==> v13 <==
// MIPS
module MIPS(clk, reset, imem_addr, imem_data, dmem_addr, dmem_wdata, dmem_we, dmem_rdata);
	input clk, reset;
	output [31:0] imem_addr;
	input [31:0] imem_data;
	output [31:0] dmem_addr, dmem_wdata;
	output dmem_we;
	input [31:0] dmem_rdata;
	wire [31:0] Instr;
	wire RegDst, ALUSrc, MemToReg, RegWr, MemWr, Branch, Jump, JR, ZeroExt, xRt, xRs, AccZero, AccBranch;
	wire [1:0] ALUCntrl;
	wire [4:0] Rs, Rt, Rd, WriteRegister;
	wire [31:0] WriteData;
	wire [31:0] ReadData1, ReadData2;
	wire [31:0] BussB;
	wire zero, overflow, CarryOut, negative;
	wire [15:0] Imm16;
	wire [31:0] Extended;
	wire [25:0] TargetInstr;
	wire [31:0] ForwardA, ForwardB;
	wire [31:0] p_Instr;
	wire [15:0] p_Imm16;
	wire p_AccBranch;
	wire ex_MemToReg, ex_RegWr, ex_MemWr;
	wire [1:0] ex_ALUCntrl;
	wire [4:0] ex_WriteRegister;
	wire [15:0] ex_Imm16;
	wire [31:0] ex_ReadData1, ex_ReadData2, ex_BussB;
	wire [31:0] ex_ALUOut;	
	wire mem_MemToReg, mem_RegWr, mem_MemWr;
	wire [4:0] mem_WriteRegister;
	wire [31:0] mem_ReadData2;
	wire [31:0] mem_ALUOut, mem_MemOut;
	wire wr_RegWr;
	wire [4:0] wr_WriteRegister;
	wire [31:0] wr_WriteData;
	FetchUnit Fetch1(.Branch(p_AccBranch), .Zero(AccZero), .Jump(Jump), .JR(JR), .TargetInstr(TargetInstr), 
						  .Regrs(ForwardA), .Imm16(p_Imm16), .Instr, .Address(imem_addr), .InstrIn(imem_data), .clk, .reset);
	CheckBranch CheckAccBranch(.Opcode(Instr[31:26]), .AccBranch);
   PipelineRegister InstrReg (.in(Instr), .out(p_Instr), .clk, .reset);
   PipelineImm Imm16Reg (.in(Instr[15:0]), .out(p_Imm16), .clk, .reset);
	D_FF BranchReg (.q(p_AccBranch), .d(AccBranch),.reset, .clk);
	regfile reg1(.ReadData1, .ReadData2, .WriteData(wr_WriteData), 
  ...
clock: 19.2 ns
lec_check: 0
cap_margin: 20
core_margin: 2
core_utilization: 70
cts_cluster_diameter: 203
cts_cluster_size: 20
slew_margin: 20
run.sh (not shown) runs the stock make flow with config.mk's settings and CLKGATE_MAP_FILE=.
==> v14: changes against v13 <==
- ABC_AREA: default -> 1
- CELL_PAD_IN_SITES_DETAIL_PLACEMENT: default -> 2
- CELL_PAD_IN_SITES_GLOBAL_PLACEMENT: default -> 3
- CORE_UTILIZATION: 70 -> 40
- CTS_CLUSTER_DIAMETER: 203 -> 119
- CTS_CLUSTER_SIZE: 20 -> default
- GPL_ROUTABILITY_DRIVEN: default -> 1
- GPL_TIMING_DRIVEN: default -> 0
- HOLD_SLACK_MARGIN: default -> 0.26
- MAX_ROUTING_LAYER: default -> met4
- SETUP_SLACK_MARGIN: default -> 5.0
- SLEW_MARGIN: 20 -> 0
- TNS_END_PERCENT: default -> 15
==> flow/constraint.sdc (replaced) <==
create_clock -name core_clock -period 23.6 [get_ports {clk}]
set_input_delay 4.7200 -clock core_clock [delete_from_list [all_inputs] [get_ports {clk}]]
set_output_delay 4.7200 -clock core_clock [all_outputs]
set_load 0.01 [all_outputs]
==> v22: changes against v13 <==
- CORE_UTILIZATION: 70 -> 40
- CTS_CLUSTER_DIAMETER: 203 -> default
- CTS_CLUSTER_SIZE: 20 -> default
==> flow/constraint.sdc (replaced) <==
create_clock -name core_clock -period 24.0 [get_ports {clk}]
set_input_delay 4.8000 -clock core_clock [delete_from_list [all_inputs] [get_ports {clk}]]
set_output_delay 4.8000 -clock core_clock [all_outputs]
set_load 0.01 [all_outputs]
==> results <==
- Between v13 and v22, the lower first-iteration DRC count is in v22 (gap about 60%, measured against v22).
- v22 passed the timing, design-rule and antenna checks. v13 produced a layout that fails on negative setup slack. v14 finished but fails on max-capacitance violations, max-slew violations, negative setup slack.
- Between v13 and v22, the lower register-to-register slack is in v13 (gap 4.0 ns).
- The lowest die area belongs to v13, the highest to v14.
- Against v13, the via count of v14 is larger by about 60%.
- Between v13 and v14, the lower synthesized cell count is in v13 (gap 48%, measured against v14).
- Against v14, the count of clock-buffer cells in the layout of v13 is lower by 99.
- Of v22 and v13, v13 has the higher combinational power (gap about 24%, measured against v13).
==> figures <==
item	v22	v14	v13
Global placement routability congestion	0.966	1.03	1.02
Final wirelength	221 mm	451 mm	223 mm
Source of the critical timing path	ALUBBussB.out[0]	PipeExe.out[5]	PipeExe.out[5]
Slowest stage delay, CP	0.43 ns	0.45 ns	0.39 ns
First-pass iteration count of the detailed router	6	8	11
Fraction of synthesized cell area in xor and xnor cells	1.79%	0.602%	1.79%
Total power after layout	5.34 mW	6.08 mW	5.79 mW
Number of antenna violations at the first check in global routing	8	80	18
Multi-input logic area	23100 µm²	24500 µm²	23200 µm²
Status	no timing/DRC/antenna violations	finished with violations	finished with violations
Layout check failures	-	max-capacitance violations, max-slew violations, negative setup slack	negative setup slack
Actual slew at the worst max-slew pin	1.19 ns	1.54 ns	1.35 ns
Multi-Input Combinational	2357	5399	2357
CP bufs+invs	6	7	5
Via count of the first global-routing pass	39400	70600	43200

* * *

==> 06-18 <==
Starting RTL as in the previous note.
// MIPS
module MIPS(clk, reset, imem_addr, imem_data, dmem_addr, dmem_wdata, dmem_we, dmem_rdata);
	input clk, reset;
	output [31:0] imem_addr;
	input [31:0] imem_data;
	output [31:0] dmem_addr, dmem_wdata;
	output dmem_we;
	input [31:0] dmem_rdata;
	wire [31:0] Instr;
	wire RegDst, ALUSrc, MemToReg, RegWr, MemWr, Branch, Jump, JR, ZeroExt, xRt, xRs, AccZero, AccBranch;
	wire [1:0] ALUCntrl;
	wire [4:0] Rs, Rt, Rd, WriteRegister;
	wire [31:0] WriteData;
	wire [31:0] ReadData1, ReadData2;
	wire [31:0] BussB;
	wire zero, overflow, CarryOut, negative;
	wire [15:0] Imm16;
	wire [31:0] Extended;
	wire [25:0] TargetInstr;
	wire [31:0] ForwardA, ForwardB;
	wire [31:0] p_Instr;
	wire [15:0] p_Imm16;
	wire p_AccBranch;
	wire ex_MemToReg, ex_RegWr, ex_MemWr;
	wire [1:0] ex_ALUCntrl;
	wire [4:0] ex_WriteRegister;
	wire [15:0] ex_Imm16;
	wire [31:0] ex_ReadData1, ex_ReadData2, ex_BussB;
	wire [31:0] ex_ALUOut;	
	wire mem_MemToReg, mem_RegWr, mem_MemWr;
	wire [4:0] mem_WriteRegister;
	wire [31:0] mem_ReadData2;
	wire [31:0] mem_ALUOut, mem_MemOut;
	wire wr_RegWr;
	wire [4:0] wr_WriteRegister;
	wire [31:0] wr_WriteData;
	FetchUnit Fetch1(.Branch(p_AccBranch), .Zero(AccZero), .Jump(Jump), .JR(JR), .TargetInstr(TargetInstr), 
						  .Regrs(ForwardA), .Imm16(p_Imm16), .Instr, .Address(imem_addr), .InstrIn(imem_data), .clk, .reset);
	CheckBranch CheckAccBranch(.Opcode(Instr[31:26]), .AccBranch);
   PipelineRegister InstrReg (.in(Instr), .out(p_Instr), .clk, .reset);
   PipelineImm Imm16Reg (.in(Instr[15:0]), .out(p_Imm16), .clk, .reset);
	D_FF BranchReg (.q(p_AccBranch), .d(AccBranch),.reset, .clk);
	regfile reg1(.ReadData1, .ReadData2, .WriteData(wr_WriteData), 
			  .ReadRegister1(Rs), .ReadRegister2(Rt), .WriteRegister(wr_WriteRegister),
			  .RegWrite(wr_RegWr), .clk(clk));
	Control cntrl (.Instr(p_Instr), .RegDst, .WriteRegister, .ALUSrc, .MemToReg, .RegWr, .MemWr, .Branch, 
						.Jump, .JR, .ALUCntrl, .ZeroExt, .Rs, .Rt, .Rd, .xRs, .xRt, .Imm16, .TargetInstr);
	Extend Ext1(.Imm16, .Extended, .Ext(ZeroExt));
	mux32_2to1 alusrc(.Input0(ForwardB),.Input1(Extended),.s(ALUSrc),.Out(BussB));
	Forward forCntrl (.Rs, .Rt, .xRs, .xRt, .PortA(ex_WriteRegister), .PortB(mem_WriteRegister), .DataA(ReadData1), 
  ...
clock: 13.4 ns
lec_check: 0
cap_margin: 20
core_margin: 2
core_utilization: 65
hold_slack_margin: -0.09
max_routing_layer: met4
setup_slack_margin: 3.48
slew_margin: 20
tns_end_percent: 5
==> 02-15: changes against 06-18 <==
ABC_AREA = 1   (was default)
CELL_PAD_IN_SITES_GLOBAL_PLACEMENT = 0   (was default)
CORE_UTILIZATION = 72   (was 65)
CTS_CLUSTER_DIAMETER = 326   (was default)
GPL_ROUTABILITY_DRIVEN = 1   (was default)
HOLD_SLACK_MARGIN = -0.08   (was -0.09)
SETUP_SLACK_MARGIN = default   (was 3.48)
SLEW_MARGIN = 25   (was 20)
TNS_END_PERCENT = default   (was 5)
==> flow/constraint.sdc (replaced) <==
create_clock -name core_clock -period 19.5 [get_ports {clk}]
set_input_delay 3.9000 -clock core_clock [delete_from_list [all_inputs] [get_ports {clk}]]
set_output_delay 3.9000 -clock core_clock [all_outputs]
set_load 0.01 [all_outputs]
==> metrics.csv <==
stage,metric,value,unit
outcome,violated checks,setup timing,
outcome,status,"complete, but fails checks",
final_timing,PnR worst setup slack,-3.09,ns
final_timing,final count of negative-setup-slack endpoints,10,
pwr,overall power,6690,uW
That was 02-15.
==> metrics.csv <==
stage,metric,value,unit
outcome,status,"complete, but fails checks",
final_timing,PnR worst setup slack,-9.64,ns
outcome,violated checks,setup timing,
final_timing,final count of negative-setup-slack endpoints,29,
pwr,overall power,10200,uW
cts,root buf cell,clkbuf_16,
That was 06-18.

* * *

==> run a: inputs <==
MIPS again, from the RTL that the note above started with.
Settings: LEC_CHECK=0, CAP_MARGIN=35, CORE_MARGIN=2, CORE_UTILIZATION=70, CTS_CLUSTER_DIAMETER=203, CTS_CLUSTER_SIZE=20, PLACE_DENSITY=0.76, SLEW_MARGIN=20; clock period 18.5 ns.
==> inputs of run b, as changes to run a <==
==> flow/config.mk (replaced) <==
export PLATFORM = sky130hd
export DESIGN_NAME = MIPS
export DESIGN_NICKNAME = MIPS
export VERILOG_FILES = /design/flow/design.v
export SDC_FILE = /design/flow/constraint.sdc
export NUM_CORES = 4
export LEC_CHECK = 0
export CAP_MARGIN = 20
export CORE_MARGIN = 2
export CORE_UTILIZATION = 65
export SETUP_SLACK_MARGIN = 2.76
export SLEW_MARGIN = 20
export TNS_END_PERCENT = 5
==> flow/constraint.sdc (replaced) <==
create_clock -name core_clock -period 13.4 [get_ports {clk}]
set_input_delay 2.6800 -clock core_clock [delete_from_list [all_inputs] [get_ports {clk}]]
set_output_delay 2.6800 -clock core_clock [all_outputs]
set_load 0.01 [all_outputs]
==> inputs of run c, as changes to run a <==
==> flow/config.mk (replaced) <==
export PLATFORM = sky130hd
export DESIGN_NAME = MIPS
export DESIGN_NICKNAME = MIPS
export VERILOG_FILES = /design/flow/design.v
export SDC_FILE = /design/flow/constraint.sdc
export NUM_CORES = 4
export LEC_CHECK = 0
export CAP_MARGIN = 20
export CORE_MARGIN = 2
export CORE_UTILIZATION = 65
export SLEW_MARGIN = 20
==> flow/constraint.sdc (replaced) <==
create_clock -name core_clock -period 19.2 [get_ports {clk}]
set_input_delay 3.8400 -clock core_clock [delete_from_list [all_inputs] [get_ports {clk}]]
set_output_delay 3.8400 -clock core_clock [all_outputs]
set_load 0.01 [all_outputs]
==> inputs of run d, as changes to run a <==
==> flow/config.mk (replaced) <==
export PLATFORM = sky130hd
export DESIGN_NAME = MIPS
export DESIGN_NICKNAME = MIPS
export VERILOG_FILES = /design/flow/design.v
export SDC_FILE = /design/flow/constraint.sdc
export NUM_CORES = 4
export LEC_CHECK = 0
export CAP_MARGIN = 0
export CELL_PAD_IN_SITES_GLOBAL_PLACEMENT = 2
export CORE_MARGIN = 2
export CORE_UTILIZATION = 32
export CTS_CLUSTER_SIZE = 37
export MIN_ROUTING_LAYER = met1
export SLEW_MARGIN = 20
==> flow/constraint.sdc (replaced) <==
create_clock -name core_clock -period 24.0 [get_ports {clk}]
set_input_delay 4.8000 -clock core_clock [delete_from_list [all_inputs] [get_ports {clk}]]
set_output_delay 4.8000 -clock core_clock [all_outputs]
set_load 0.01 [all_outputs]
==> results <==
Clock transition at path regs: run a 0.11 ns; run d 0.07 ns; run b 0.06 ns; run c 0.06 ns
Net Switching: run a 1710 uW; run d 1480 uW; run b 2720 uW; run c 1790 uW
Worst-case setup slack after placement: run a -5.86 ns; run d -0.910 ns; run b -11.03 ns; run c -5.12 ns
Cell depth of the worst flop-to-flop path: run a 78; run d 78; run b 82; run c 81
Reg-to-reg setup timing slack: run a -4.56 ns; run d 0.67 ns; run b -9.53 ns; run c -3.64 ns
Post-DP Area: run a 64,200 um^2; run d 64,900 um^2; run b 69,800 um^2; run c 63,600 um^2
Non-clock buffer share: run a 6.75%; run d 4.67%; run b 13.3%; run c 5.39%
Filler cells: run a 4,562; run d 17,672; run b 4,722; run c 5,452
Area of all placed cells without fillers: run a 66,700 um^2; run d 69,700 um^2; run b 74,400 um^2; run c 68,100 um^2
Final worst hold slack: run a 0.436 ns; run d 0.431 ns; run b 0.437 ns; run c 0.434 ns
Initial Utilization: run a 70.5%; run d 32.1%; run b 65.5%; run c 65.5%
Flop share of the area: run a 53.1%; run d 50.8%; run b 47.6%; run c 52.1%
Synth-to-layout area growth: run a 11.1%; run d 16.1%; run b 24.0%; run c 13.3%
Run status: run a complete, but fails checks; run d complete, no violations; run b complete, but fails checks; run c complete, but fails checks
Reasons for failing layout checks: run a setup timing; run d -; run b setup timing; run c setup timing
Min cycle time layout: run a 23.06 ns; run d 23.33 ns; run b 22.93 ns; run c 22.84 ns
Launching point of the worst reg2reg path: run a PipeExe.out[6]$_SDFF_PP0_; run d ALUBBussB.out[0]$_SDFF_PP0_; run b ALUBBussB.out[0]$_SDFF_PP0_; run c ReadReg1.out[0]$_SDFF_PP0_
Actual transition at the worst max-transition pin: run a 1.25 ns; run d 1.23 ns; run b 1.15 ns; run c 1.30 ns
Cell count after placement: run a 5,266; run d 6,521; run b 5,966; run c 5,253
Number of antenna repair diodes: run a 17; run d 3; run b 11; run c 7
Startpoint of the most critical hold path: run a ReadReg2.out[26]$_SDFF_PP0_; run d PipeExe.out[8]$_SDFF_PP0_; run b ReadReg2.out[27]$_SDFF_PP0_; run c ReadReg2.out[18]$_SDFF_PP0_
Relative contribution of sequential cells to total power: run a 53.7%; run d 45.6%; run b 45.0%; run c 47.5%
WP depth: run a 78; run d 78; run b 82; run c 81
Pin count of the biggest net entering global routing: run a 118; run d 89; run b 146; run c 111
Setup crit start: run a PipeExe.out[6]$_SDFF_PP0_; run d ALUBBussB.out[0]$_SDFF_PP0_; run b ALUBBussB.out[0]$_SDFF_PP0_; run c ReadReg1.out[0]$_SDFF_PP0_
Overall power: run a 6060 uW; run d 5530 uW; run b 9910 uW; run c 6670 uW
Cell resize tally after clock tree synthesis: run a 19; run d 21; run b 46; run c 30
Power and IR drop assume default switching activity.
